Setup of run 1:
## FP_div
module FP_div(FP_A, FP_B, clk, ce, FP_Z);
   parameter         K = 32;
   parameter         P = 24;
   parameter         E = 8;
   input [K-1:0]     FP_A;
   input [K-1:0]     FP_B;
   input             clk;
   input             ce;
   output [K-1:0]    FP_Z;
   reg [K-1:0]       FP_Z;
   parameter [K-1:0] ZEROS = 1'b0;
   parameter [K-1:0] ONES = 32'hffffffff;
   parameter [E-1:0] BIAS = {1'b0, ONES[E - 2:0]};
   parameter         PBITS = P + 3;
   reg [K-1:0]       A_int;
   reg [K-1:0]       B_int;
   reg [K-1:0]       FP_Z_int;
   wire [E-1:0]      exp_A;
   wire [E-1:0]      exp_B;
   wire [P-1:0]      frac_A;
   wire [P-1:0]      frac_B;
   wire              sign_A;
   wire              sign_B;
   wire              expA_FF;
   wire              expB_FF;
   wire              expA_Z;
   wire              expB_Z;
   wire              fracA_Z;
   wire              fracB_Z;
   wire [E:0]        exp_noBIAS;
   wire [E:0]        exp_Biased;
   wire [E:0]        exp_Biased_Norm;
   wire              isNaN_A;
   wire              isNaN_B;
   wire              isInf_A;
   wire              isInf_B;
   wire              isZero_A;
   wire              isZero_B;
   wire              isNaN;
   wire              isInf;
   wire              isZero;
   wire              sign;
   wire [PBITS-1:0]  frac_div;
   wire [PBITS-1:0]  frac_div_shifted;
   wire [PBITS-2:0]  fr_sh;
   wire [P-2:0]      frac_final;
   wire              underflow;
   wire              overflow;
   wire [E-1:0]      exp_final;
   wire              sticky_bit;
   wire              div_by_zero;
   always @(posedge clk)
      begin
         if (ce == 1'b1)
         begin
            A_int <= FP_A;
            B_int <= FP_B;
         end
      end
   assign sign_A = A_int[K - 1];
   assign sign_B = B_int[K - 1];
  ...
clock: 46.7 ns
lec_check: 0
abc_area: 0
cap_margin: 20
core_aspect_ratio: 1.04
core_margin: 2
core_utilization: 58
cts_cluster_diameter: 42
cts_cluster_size: 61
hold_slack_margin: -0.09
max_routing_layer: met4
min_routing_layer: met1
place_density_lb_addon: 0.03
slew_margin: 35
tns_end_percent: 5
run.sh (not shown) runs the stock make flow with config.mk's settings and CLKGATE_MAP_FILE=.
[run 1] flow finished | final checks: failed | reasons: setup timing
What run 2 does differently from run 1 at the input level:
==> flow/config.mk <==
export PLATFORM = sky130hd
export DESIGN_NAME = FP_div
export DESIGN_NICKNAME = FP_div
export VERILOG_FILES = /design/flow/design.v
export SDC_FILE = /design/flow/constraint.sdc
export NUM_CORES = 4
export LEC_CHECK = 0
export CAP_MARGIN = 20
export CORE_MARGIN = 2
export CORE_UTILIZATION = 45
export PLACE_DENSITY = 0.6
export SLEW_MARGIN = 20
==> flow/constraint.sdc <==
create_clock -name core_clock -period 80.0 [get_ports {clk}]
set_input_delay 16.0000 -clock core_clock [delete_from_list [all_inputs] [get_ports {clk}]]
set_output_delay 16.0000 -clock core_clock [all_outputs]
set_load 0.01 [all_outputs]
==> results <==
- Comparing run 2 and run 1, number of global-route vias before repair is higher on run 1.
- Looking at highest metal layer used by the detailed router, the met4 result is from run 1; the met5 one comes from run 2.
- Summary of the comparison: final non-filler cell area is lower in run 2, relative to run 1.
- The total length of routed wires of run 2 was superior to that of run 1.
- Lower setup TNS among run 2 and run 1: run 1
- Run 1 has a lower well tap count than run 2.
- Taking run 1 as the reference point, the average routed wire per standard cell of run 2 falls by 5.3%.
- Run 1 -> run 2: critical path depth decreased by a few percent
- | minimum hold slack | run 2 vs run 1 | 22 ps lower |
- Looking at the reports, run 2 completed the entire flow and the layout it produced met the timing, DRC and antenna checks.
The inputs of run 3 differ from those of run 2 as listed below.
--- a/flow/config.mk
+++ b/flow/config.mk
@@ -8,4 +8,7 @@
 export CAP_MARGIN = 20
-export CORE_MARGIN = 2
-export CORE_UTILIZATION = 45
+export CORE_MARGIN = 7
+export CORE_UTILIZATION = 19
+export CTS_CLUSTER_SIZE = 75
+export GPL_TIMING_DRIVEN = 0
+export MAX_ROUTING_LAYER = met4
 export PLACE_DENSITY = 0.6
--- outcome ---
Run 3 vs run 2 on wire length: run 3 is the higher one. Of run 3 and run 2, it is run 3 that has the lower fraction of area in registers. Clock network latency to the later pin of the worst-skew pair up 20 ps in run 3 wrt run 2. When the final numbers for run 2 and run 3 were put side by side, the layout overhead on the synthesized area turned out to be greater in run 3. Measured against each other, run 2 and run 3 differ in post-route standard cell area excluding fillers, the higher figure coming from run 3.
The inputs of run 4 differ from those of run 3 as listed below.
--- a/flow/config.mk
+++ b/flow/config.mk
@@ -8,8 +8,11 @@
 export CAP_MARGIN = 20
-export CORE_MARGIN = 7
-export CORE_UTILIZATION = 19
-export CTS_CLUSTER_SIZE = 75
+export CELL_PAD_IN_SITES_GLOBAL_PLACEMENT = 0
+export CORE_ASPECT_RATIO = 0.5
+export CORE_MARGIN = 2
+export CORE_UTILIZATION = 40
+export CTS_CLUSTER_DIAMETER = 400
+export CTS_CLUSTER_SIZE = 98
 export GPL_TIMING_DRIVEN = 0
-export MAX_ROUTING_LAYER = met4
-export PLACE_DENSITY = 0.6
+export SETUP_SLACK_MARGIN = -1.8
 export SLEW_MARGIN = 20
+export TNS_END_PERCENT = 15
Results
Utilization delta for run 4 relative to run 3: 22 points higher. Slew at the pin with the worst max-slew slack: higher on run 4. [compare] base=run 3 new=run 4: final clock skew now smaller; well tap count -about 50%; detailed placer's ending HPWL lower. Run 4 falls short of run 3 in fmax.

---

FP_div again, from the RTL that the note above started with.
Settings: LEC_CHECK=0, ABC_AREA=0, CAP_MARGIN=20, CORE_ASPECT_RATIO=1.04, CORE_MARGIN=6, CORE_UTILIZATION=71, CTS_CLUSTER_DIAMETER=42, CTS_CLUSTER_SIZE=61, HOLD_SLACK_MARGIN=0.11, MAX_ROUTING_LAYER=met4, MIN_ROUTING_LAYER=met1, PLACE_DENSITY_LB_ADDON=0.03, SLEW_MARGIN=35, TNS_END_PERCENT=20; clock period 68.2 ns.
The first run finished clean.
Next try:
Settings changed: ABC_AREA 0 to 1, CORE_MARGIN 6 to 2, CORE_UTILIZATION 71 to 65, CTS_CLUSTER_SIZE 61 to 80, HOLD_SLACK_MARGIN 0.11 to -0.0, TNS_END_PERCENT 20 to 35.
Clock period 68.2 ns to 42.8 ns, I/O delays scaled along.
After rerunning: The changed run aborted during 4_1_cts with DPL-0033; area after synthesis came out higher by 11%; die size came out higher by 14%; synthesized cell count came out higher by 27%.

---

Starting RTL as in the previous note.
export LEC_CHECK = 0
export CAP_MARGIN = 20
export CELL_PAD_IN_SITES_DETAIL_PLACEMENT = 1
export CORE_ASPECT_RATIO = 0.96
export CORE_MARGIN = 2
export CORE_UTILIZATION = 48
export CTS_CLUSTER_DIAMETER = 399
export GPL_ROUTABILITY_DRIVEN = 0
export MAX_ROUTING_LAYER = met5
export MIN_ROUTING_LAYER = met1
export PLACE_DENSITY_LB_ADDON = 0.14
export SETUP_SLACK_MARGIN = 1.03
export SLEW_MARGIN = 20
create_clock -name core_clock -period 80.0 [get_ports {clk}]
Then changed:
- CELL_PAD_IN_SITES_DETAIL_PLACEMENT: 1 -> unset
- CELL_PAD_IN_SITES_GLOBAL_PLACEMENT: unset -> 2
- CORE_ASPECT_RATIO: 0.96 -> unset
- CORE_UTILIZATION: 48 -> 40
- CTS_CLUSTER_DIAMETER: 399 -> 400
- CTS_CLUSTER_SIZE: unset -> 98
- GPL_ROUTABILITY_DRIVEN: 0 -> unset
- MAX_ROUTING_LAYER: met5 -> unset
- MIN_ROUTING_LAYER: met1 -> unset
- PLACE_DENSITY: unset -> 0.43
- PLACE_DENSITY_LB_ADDON: 0.14 -> unset
- SETUP_SLACK_MARGIN: 1.03 -> 0.58
- TNS_END_PERCENT: unset -> 10
Cell count goes up by a few percent.
Wire length hardly moves.
Count of clock-buffer cells in the layout does not change.
Via count goes down by a few percent.
Die size goes up by about a fifth.
First-iteration DRC count goes up by a few percent.
Then changed:
- CELL_PAD_IN_SITES_GLOBAL_PLACEMENT: 2 -> unset
- CORE_UTILIZATION: 40 -> 19
- CTS_CLUSTER_DIAMETER: 400 -> unset
- CTS_CLUSTER_SIZE: 98 -> 75
- GPL_TIMING_DRIVEN: unset -> 0
- PLACE_DENSITY: 0.43 -> 0.6
- SETUP_SLACK_MARGIN: 0.58 -> unset
- TNS_END_PERCENT: 10 -> unset
Outcome: Via count is higher by 0.97%. Worst hold slack gains 0.0071 ns. Synthesized area stays the same. Fmax is lower by 6.1%. Critical path depth is higher by 6. Clock skew hardly moves. Global-route usage is lower by 15 points. Wire length is lower by 7.7%. Final area is higher by 6.3%. Flip-flop count does not change.
Then changed:
- CORE_UTILIZATION: 19 -> 38
- CTS_CLUSTER_SIZE: 75 -> unset
- GPL_TIMING_DRIVEN: 0 -> unset
- clock period: 80.0 -> 70.5 ns (I/O delays scaled with it)
Design area came out lower by 5.1%.
Global-route usage is higher by 12 points.
Routed wire length hardly moves.

---

exp/pepper:
FP_div again, from the RTL that the note above started with.
clock: 80.0 ns
lec_check: 0
cap_margin: 20
core_aspect_ratio: 0.96
core_margin: 2
core_utilization: 48
cts_cluster_diameter: 369
gpl_routability_driven: 0
max_routing_layer: met5
min_routing_layer: met1
place_density_lb_addon: 0.14
setup_slack_margin: 5.0
slew_margin: 20
Setup changes, exp/pepper to exp/maple
Settings: CTS_CLUSTER_SIZE: unset -> 32; CELL_PAD_IN_SITES_GLOBAL_PLACEMENT: unset -> 2; SETUP_SLACK_MARGIN: 5.0 -> -1.8; MIN_ROUTING_LAYER: met1 -> unset; MAX_ROUTING_LAYER: met5 -> unset; TNS_END_PERCENT: unset -> 15; CTS_CLUSTER_DIAMETER: 369 -> 400; CORE_UTILIZATION: 48 -> 40; PLACE_DENSITY_LB_ADDON: 0.14 -> unset; CORE_ASPECT_RATIO: 0.96 -> 0.5; GPL_ROUTABILITY_DRIVEN: 0 -> unset.
## What came out
In exp/maple, final worst slack is lower than in exp/pepper. Changes observed in exp/maple relative to exp/pepper: length of routed wiring on met1 higher, cell count after synthesis held steady. exp/maple finished end to end and its layout was clean on timing, DRC and antenna. Diff exp/maple and exp/pepper: count of buffer and inverter cells on the critical path lower in exp/pepper. Summary of exp/maple over exp/pepper: post-layout utilization of the core down 8.1 points; maximum frequency down about 0.6%. Reported for exp/maple and exp/pepper, number of multi-input combinational cells turned out identical to the last digit.
> inputs changed (exp/maple -> exp/yarrow)
Settings: PLACE_DENSITY: unset -> 0.6; CELL_PAD_IN_SITES_GLOBAL_PLACEMENT: 2 -> unset; CORE_ASPECT_RATIO: 0.5 -> unset; CORE_UTILIZATION: 40 -> 45; TNS_END_PERCENT: 15 -> unset; CTS_CLUSTER_SIZE: 32 -> unset; CTS_CLUSTER_DIAMETER: 400 -> unset; SETUP_SLACK_MARGIN: -1.8 -> unset; the clock period (ns, I/O delays scaled along): 80.0 -> 70.5.
### Flow results
Taking exp/yarrow as 1.0, exp/maple lands at 0.75 on total number of placement rows. exp/yarrow vs exp/maple, worst clock skew went down by 0.0055 ns. Total core area was lower in exp/yarrow than in exp/maple. Achievable frequency (exp/yarrow over exp/maple): increase, 1.0 MHz. From exp/maple to exp/yarrow the numbers moved as follows: detailed-route vias per instance went up about 2%. exp/yarrow against exp/maple: via count held; remaining max-slew budget at the tightest pin went up 12 points.

---

Setup of oak:
Starting RTL as in the previous note.
Settings: LEC_CHECK=0, ABC_AREA=1, CAP_MARGIN=20, CORE_ASPECT_RATIO=1.04, CORE_MARGIN=2, CORE_UTILIZATION=65, CTS_CLUSTER_DIAMETER=42, CTS_CLUSTER_SIZE=61, HOLD_SLACK_MARGIN=-0.0, MAX_ROUTING_LAYER=met4, MIN_ROUTING_LAYER=met1, PLACE_DENSITY_LB_ADDON=0.03, SLEW_MARGIN=35, TNS_END_PERCENT=35; clock period 44.1 ns.
The layout from oak, despite a flow that completed every stage, fails the layout checks, with the failing checks listed as negative setup slack.
Input changes introduced in pine (baseline for comparison: oak):
- a deleted CORE_ASPECT_RATIO that had been 1.04
- a deleted CTS_CLUSTER_DIAMETER that had been 42
- a deleted MIN_ROUTING_LAYER that had been met1
- a deleted HOLD_SLACK_MARGIN that had been -0.0
- an added PLACE_DENSITY of 0.6
- a change of SLEW_MARGIN from 35 to 20
- a deleted CTS_CLUSTER_SIZE that had been 61
- a deleted MAX_ROUTING_LAYER that had been met4
- a deleted TNS_END_PERCENT that had been 35
- a change of CORE_UTILIZATION from 65 to 62
- a deleted PLACE_DENSITY_LB_ADDON that had been 0.03
- a change of the clock period (ns, I/O delays scaled along) from 44.1 to 35.8
### Flow results
- pine did not finish; the tool stopped in clock tree synthesis with error DPL-0033.
- oak -> pine: Yosys chip area delta 0, exact match
- Number of nets at floorplan across pine and oak: no real change.
- Re yosys stat cell total: no difference whatsoever between oak and pine.
- On overall die height: between pine and oak, it ends up lower for oak.
- Comparing pine and oak, the lower weighted congestion reported at the end of routability-driven placement is on pine.
Modified inputs, birch compared to pine
- clearing PLACE_DENSITY, which used to be 0.6
- swapping 62 for 72 in CORE_UTILIZATION
- putting PLACE_DENSITY_LB_ADDON at 0.19 where nothing was set
- swapping 35.8 for 51.3 in the clock period (ns, I/O delays scaled along)
birch was carried through to the last stage, and its layout satisfied the timing, DRC and antenna checks.
NOTE: placeable core region in birch falls short of that of pine
Per the comparison of birch with pine, register share after synthesis about even; die outline height fell about 7%; final weighted congestion of routability-driven global placement fell about 0.4%.
Diff pine -> birch: die width went down, total half-perimeter wirelength after legalization and detailed placement went down, number of cells after detailed placement went down.
The final reports for birch and pine show area of the die lower in the former.
Changes in maple relative to birch:
- removing PLACE_DENSITY_LB_ADDON (formerly 0.19)
- setting CTS_CLUSTER_SIZE to 98 for the first time
- changing CORE_UTILIZATION from 72 to 68
- setting PLACE_DENSITY to 0.6 for the first time
- changing the clock period (ns, I/O delays scaled along) from 51.3 to 71.0
Results
- maple completed every stage of the flow, and the final layout passed the timing, DRC and antenna checks.
- Relative to birch, largest net degree at the start of global routing has decreased by 22 in maple.
- [maple vs birch] first-iteration DRC count: lower in maple
- Lower minimum clock period after layout was reported by birch, not maple.
- Going from birch to maple, total routing usage reported by global routing shrank by 3.9 points, core utilization of the finished layout went down, routed length on met3 now smaller.
The inputs of cedar differ from those of maple as listed below.
- a change of CORE_UTILIZATION from 68 to 40
- a deleted ABC_AREA that had been 1
- a deleted PLACE_DENSITY that had been 0.6
- an added CTS_CLUSTER_DIAMETER of 181
- an added MAX_ROUTING_LAYER of met4
- a deleted CTS_CLUSTER_SIZE that had been 98
- a change of the clock period (ns, I/O delays scaled along) from 71.0 to 80.0
Results
cedar: number of nets at the end of the flow is 1792 lower than what maple reported.
Synthesis-to-finish area growth ended up 3.9 points higher on cedar than on maple.
met4 as the top routing layer in use was reported by cedar, and met5 by maple.
maple -> cedar: combined flip-flop and latch cell area delta 0, exact match
[cedar] die span in y rose 24% relative to maple
Delta (cedar minus maple): number of rows created at floorplan higher, total met2 wirelength after detailed routing lower.
For non-clock buffer count, dividing the value from cedar by the value from maple gives 1.4.
Looking only at clock skew, and setting everything else aside, the lower value of maple and cedar goes to cedar.
cedar against maple: area of combinational cells with multiple inputs shrank by 0.81%; area inside the core boundary moved up; share of the final layout cell area in multi-input gates up 4.7 points.

---

## run A
The RTL this note starts from:
==> flow/design.v <==
module a_s(op_a, op_m, as, outp);
   parameter        NBITS = 6;
   input [NBITS:0]  op_a;
   input [NBITS:0]  op_m;
   input            as;
   output [NBITS:0] outp;
   reg [NBITS:0]    outp;
   always @(as or op_a or op_m)
   begin: adder_subt
      if (as == 1'b1)
         outp <= op_a + op_m;
      else
         outp <= op_a - op_m;
   end
endmodule
module div_nr_wsticky(A, B, Q, sticky);
   parameter             NBITS = 6;
   parameter             PBITS = 8;
   input [NBITS-1:0]     A;
   input [NBITS-1:0]     B;
   output [PBITS-1:0]    Q;
   output                sticky;
   parameter [NBITS-1:0] ZEROS = 0;
   reg [NBITS:0]         YY_in[0:PBITS];
   reg [PBITS-1:0]       QQ_in[0:PBITS];
   reg [NBITS:0]         m_cablesIn[0:PBITS];
   wire [NBITS:0]        m_cablesOut[0:PBITS];
   wire [PBITS:0]        a_or_s;
   wire [PBITS-1:0]      QQ;
   wire [NBITS-1:0]      YY;
   wire [NBITS-1:0]      XX;
   assign XX = A;
   assign YY = B;
   assign Q = QQ;
   assign a_or_s[0] = 1'b0;
   always @(*) m_cablesIn[0] <= {1'b0, XX};
   always @(*) YY_in[0] <= {1'b0, YY};
   generate
      begin : xhdl0
         genvar                I;
         for (I = 0; I <= PBITS - 1; I = I + 1)
         begin : divisor
            a_s #(NBITS) int_mod(.op_a(m_cablesIn[I]), .op_m(YY_in[I]), .as(a_or_s[I]), .outp(m_cablesOut[I]));
         end
      end
   endgenerate
   generate
      begin : xhdl1
         genvar                I;
         for (I = 0; I <= PBITS - 1; I = I + 1)
         begin : conex
            assign a_or_s[I + 1] = m_cablesOut[I][NBITS];
            always @(*) m_cablesIn[I + 1] <= {m_cablesOut[I][NBITS - 1:0], 1'b0};
            always @(*) YY_in[I + 1] <= YY_in[I];
            always @(*) QQ_in[I + 1][I] <= a_or_s[I + 1];
            if (I > 0)
            begin : rest
               always @(*) QQ_in[I + 1][I - 1:0] <= QQ_in[I][I - 1:0];
            end
         end
      end
   endgenerate
   generate
      begin : xhdl2
         genvar                I;
         for (I = 0; I <= PBITS - 1; I = I + 1)
         begin : quotient
            assign QQ[I] = (~QQ_in[PBITS][PBITS - 1 - I]);
         end
      end
   endgenerate
   assign sticky = (m_cablesOut[PBITS - 1] == ZEROS) ? 1'b0 : 
                   1'b1;
endmodule
module FP_div(FP_A, FP_B, clk, ce, FP_Z);
   parameter         K = 32;
   parameter         P = 24;
   parameter         E = 8;
   input [K-1:0]     FP_A;
   input [K-1:0]     FP_B;
   input             clk;
   input             ce;
   output [K-1:0]    FP_Z;
   reg [K-1:0]       FP_Z;
   parameter [K-1:0] ZEROS = 1'b0;
   parameter [K-1:0] ONES = 32'hffffffff;
   parameter [E-1:0] BIAS = {1'b0, ONES[E - 2:0]};
   parameter         PBITS = P + 3;
   reg [K-1:0]       A_int;
   reg [K-1:0]       B_int;
   reg [K-1:0]       FP_Z_int;
   wire [E-1:0]      exp_A;
   wire [E-1:0]      exp_B;
   wire [P-1:0]      frac_A;
   wire [P-1:0]      frac_B;
   wire              sign_A;
   wire              sign_B;
   wire              expA_FF;
   wire              expB_FF;
   wire              expA_Z;
   wire              expB_Z;
   wire              fracA_Z;
   wire              fracB_Z;
   wire [E:0]        exp_noBIAS;
   wire [E:0]        exp_Biased;
   wire [E:0]        exp_Biased_Norm;
   wire              isNaN_A;
   wire              isNaN_B;
   wire              isInf_A;
   wire              isInf_B;
   wire              isZero_A;
   wire              isZero_B;
   wire              isNaN;
   wire              isInf;
   wire              isZero;
   wire              sign;
   wire [PBITS-1:0]  frac_div;
   wire [PBITS-1:0]  frac_div_shifted;
   wire [PBITS-2:0]  fr_sh;
   wire [P-2:0]      frac_final;
   wire              underflow;
   wire              overflow;
   wire [E-1:0]      exp_final;
   wire              sticky_bit;
   wire              div_by_zero;
   always @(posedge clk)
      begin
         if (ce == 1'b1)
         begin
            A_int <= FP_A;
            B_int <= FP_B;
         end
      end
   assign sign_A = A_int[K - 1];
   assign sign_B = B_int[K - 1];
   assign exp_A = A_int[K - 2:K - E - 1];
   assign exp_B = B_int[K - 2:K - E - 1];
   assign frac_A = {1'b1, A_int[P - 2:0]};
   assign frac_B = {1'b1, B_int[P - 2:0]};
   assign expA_FF = (A_int[K - 2:K - E - 1] == ONES[K - 2:K - E - 1]) ? 1'b1 : 
                    1'b0;
   assign expB_FF = (B_int[K - 2:K - E - 1] == ONES[K - 2:K - E - 1]) ? 1'b1 : 
                    1'b0;
   assign expA_Z = (A_int[K - 2:K - E - 1] == ZEROS[K - 2:K - E - 1]) ? 1'b1 : 
                   1'b0;
   assign expB_Z = (B_int[K - 2:K - E - 1] == ZEROS[K - 2:K - E - 1]) ? 1'b1 : 
                   1'b0;
   assign fracA_Z = (A_int[P - 2:0] == ZEROS[P - 2:0]) ? 1'b1 : 
                    1'b0;
   assign fracB_Z = (B_int[P - 2:0] == ZEROS[P - 2:0]) ? 1'b1 : 
                    1'b0;
   assign isNaN_A = expA_FF & ((~fracA_Z));
   assign isNaN_B = expB_FF & ((~fracB_Z));
   assign isInf_A = expA_FF;
   assign isInf_B = expB_FF;
   assign isZero_A = expA_Z & fracA_Z;
   assign isZero_B = expB_Z & fracB_Z;
   assign div_by_zero = expB_Z;
   assign isNaN = isNaN_A | isNaN_B;
   assign isInf = isInf_A | isInf_B | div_by_zero;
   assign isZero = isZero_A & (~isZero_B);
   assign exp_noBIAS = ({1'b0, exp_A}) - ({1'b0, exp_B});
   assign exp_Biased = exp_noBIAS + ({1'b0, BIAS});
   assign sign = sign_A ^ sign_B;
   div_nr_wsticky #(P,PBITS) a_div(.A(frac_A), .B(frac_B), .Q(frac_div), .sticky(sticky_bit));
   assign frac_div_shifted = (frac_div[PBITS - 1] == 1'b0) ? {frac_div[PBITS - 2:0], 1'b0} : 
                             frac_div;
   assign exp_Biased_Norm = (frac_div[PBITS - 1] == 1'b0) ? exp_Biased - 1 : 
                            exp_Biased;
   assign exp_final = exp_Biased_Norm[E - 1:0];
   assign overflow = (((exp_Biased_Norm[E:E - 1] == 2'b10) | (exp_Biased_Norm[E:0] == {1'b0, ONES[E - 1:0]}))) ? 1'b1 : 
                     1'b0;
   assign underflow = (((exp_Biased_Norm[E:E - 1] == 2'b11) | (exp_Biased_Norm[E - 1:0] == ZEROS[E - 1:0]))) ? 1'b1 : 
                      1'b0;
   assign fr_sh = frac_div_shifted[PBITS - 2:0];
   assign frac_final = ((fr_sh[2] == 1'b1 & (sticky_bit == 1'b1 | fr_sh[0] == 1'b1 | fr_sh[1] == 1'b1))) ? fr_sh[PBITS - 2:PBITS - P] + 1 : 
                       (((sticky_bit == 1'b1) & (fr_sh[2:0] == 3'b100) & (fr_sh[3] == 1'b1))) ? fr_sh[PBITS - 2:PBITS - P] + 1 : 
                       fr_sh[PBITS - 2:PBITS - P];
   always @(sign or isNaN or isInf or isZero or exp_final or frac_final or underflow or overflow)
   begin: packing
      FP_Z_int[K - 1] <= sign;
      if (isNaN == 1'b1)
      begin
         FP_Z_int[K - 2:P - 1] <= ONES[E - 1:0];
         FP_Z_int[P - 2:0] <= {1'b1, ZEROS[P - 3:0]};
      end
      else if ((isInf == 1'b1) | (overflow == 1'b1))
      begin
         FP_Z_int[K - 2:P - 1] <= ONES[E - 1:0];
         FP_Z_int[P - 2:0] <= ZEROS[P - 2:0];
      end
      else if ((isZero == 1'b1) | (underflow == 1'b1))
      begin
         FP_Z_int[K - 2:P - 1] <= ZEROS[E - 1:0];
         FP_Z_int[P - 2:0] <= ZEROS[P - 2:0];
      end
      else
      begin
         FP_Z_int[K - 2:P - 1] <= exp_final;
         FP_Z_int[P - 2:0] <= frac_final;
      end
   end
   always @(posedge clk)
   begin: final_reg
      begin
         if (ce == 1'b1)
            FP_Z <= FP_Z_int;
      end
   end
endmodule
export LEC_CHECK = 0
export ABC_AREA = 1
export CAP_MARGIN = 30
export CORE_ASPECT_RATIO = 1.01
export CORE_MARGIN = 7
export CORE_UTILIZATION = 22
export CTS_CLUSTER_DIAMETER = 257
export CTS_CLUSTER_SIZE = 61
export GPL_ROUTABILITY_DRIVEN = 0
export GPL_TIMING_DRIVEN = 1
export HOLD_SLACK_MARGIN = 0.09
export MAX_ROUTING_LAYER = met4
export MIN_ROUTING_LAYER = met1
export PLACE_DENSITY_LB_ADDON = 0.03
export SETUP_SLACK_MARGIN = -1.3
export SLEW_MARGIN = 35
create_clock -name core_clock -period 101.0 [get_ports {clk}]
Input changes introduced in run B (baseline for comparison: run A):
Settings: changing ABC_AREA from 1 to 0; changing CORE_ASPECT_RATIO from 1.01 to 1.04; changing CTS_CLUSTER_DIAMETER from 257 to 42; changing HOLD_SLACK_MARGIN from 0.09 to 0.11; removing GPL_ROUTABILITY_DRIVEN (formerly 0); changing CORE_MARGIN from 7 to 6; setting CELL_PAD_IN_SITES_GLOBAL_PLACEMENT to 1 for the first time; removing GPL_TIMING_DRIVEN (formerly 1); removing SETUP_SLACK_MARGIN (formerly -1.3); changing CORE_UTILIZATION from 22 to 58; changing CAP_MARGIN from 30 to 20; changing the clock period (ns, I/O delays scaled along) from 101.0 to 40.7.
==> results <==
- Lower well-tap cell count among run B and run A: run B
- Note that the cell area after layout recorded for run B amounts to 1.2 times the value seen in run A.
- In the tables for run B and run A, combinational fraction of the cell area reads higher with run A.
- Run B against run A.
- Run A did not stop at any stage, and its layout met the timing, DRC and antenna checks.
- What the final checks of run B revealed, after a flow that finished every stage, was a layout that fails on setup timing.
- On worst slack on hold paths, run B and run A are neck and neck.
- Diff run A -> run B | instance tally after logic synthesis | down by more than 10%
- The lower synthesized-area fraction occupied by and/or/nand/nor cells of run B and run A is in run B.
Changes in run C relative to run B:
Settings: a deleted CELL_PAD_IN_SITES_GLOBAL_PLACEMENT that had been 1; a change of CORE_ASPECT_RATIO from 1.04 to 0.5; a change of CAP_MARGIN from 20 to 35; a change of CTS_CLUSTER_DIAMETER from 42 to 108; an added TNS_END_PERCENT of 20; a change of CORE_UTILIZATION from 58 to 46; a change of the clock period (ns, I/O delays scaled along) from 40.7 to 68.2.
### Flow results
Run C finished end to end and its layout was clean on timing, DRC and antenna.
The lower data required time of the critical path came out of run B.
[compare] base=run B new=run C: area occupied by multi-input gates decreased 2400 µm², area reported by Yosys stat ~0 delta, instance area after placement lost 16000 µm².
Input changes introduced in run D (baseline for comparison: run C):
Settings: clearing TNS_END_PERCENT, which used to be 20; swapping 0.5 for 1.04 in CORE_ASPECT_RATIO; swapping 35 for 20 in CAP_MARGIN; swapping 46 for 72 in CORE_UTILIZATION; swapping 108 for 42 in CTS_CLUSTER_DIAMETER; clearing PLACE_DENSITY_LB_ADDON, which used to be 0.03; putting PLACE_DENSITY at 0.63 where nothing was set; putting CELL_PAD_IN_SITES_GLOBAL_PLACEMENT at 0 where nothing was set; swapping 68.2 for 40.7 in the clock period (ns, I/O delays scaled along).
Findings:
Of run C and run D, only run D never reached the final stage.
As far as synthesized-area fraction occupied by ao, oa, aoi and oai cells goes, run D and run C are indistinguishable; the numbers are identical.
Taking run C as the reference, in run D area after synthesis held steady, cell count after synthesis shows no meaningful change, last weighted congestion value of the routability-driven placer increased by about 18% relative to the old numbers, fraction of synthesized area in multiplexers about even, width of the chip shows a reduction of 43%.
Taking run D over run C, the number of standard-cell rows in the floorplan ratio works out to 1.15.
In the reports for run D and run C, the smaller pre-placement core utilization belongs to run C.
Re die area: run C was higher than run D.
Diff run D..run C | number of nets in the synthesized netlist | unchanged
In the flow results for run D and run C, the die span in y is smaller on run C.
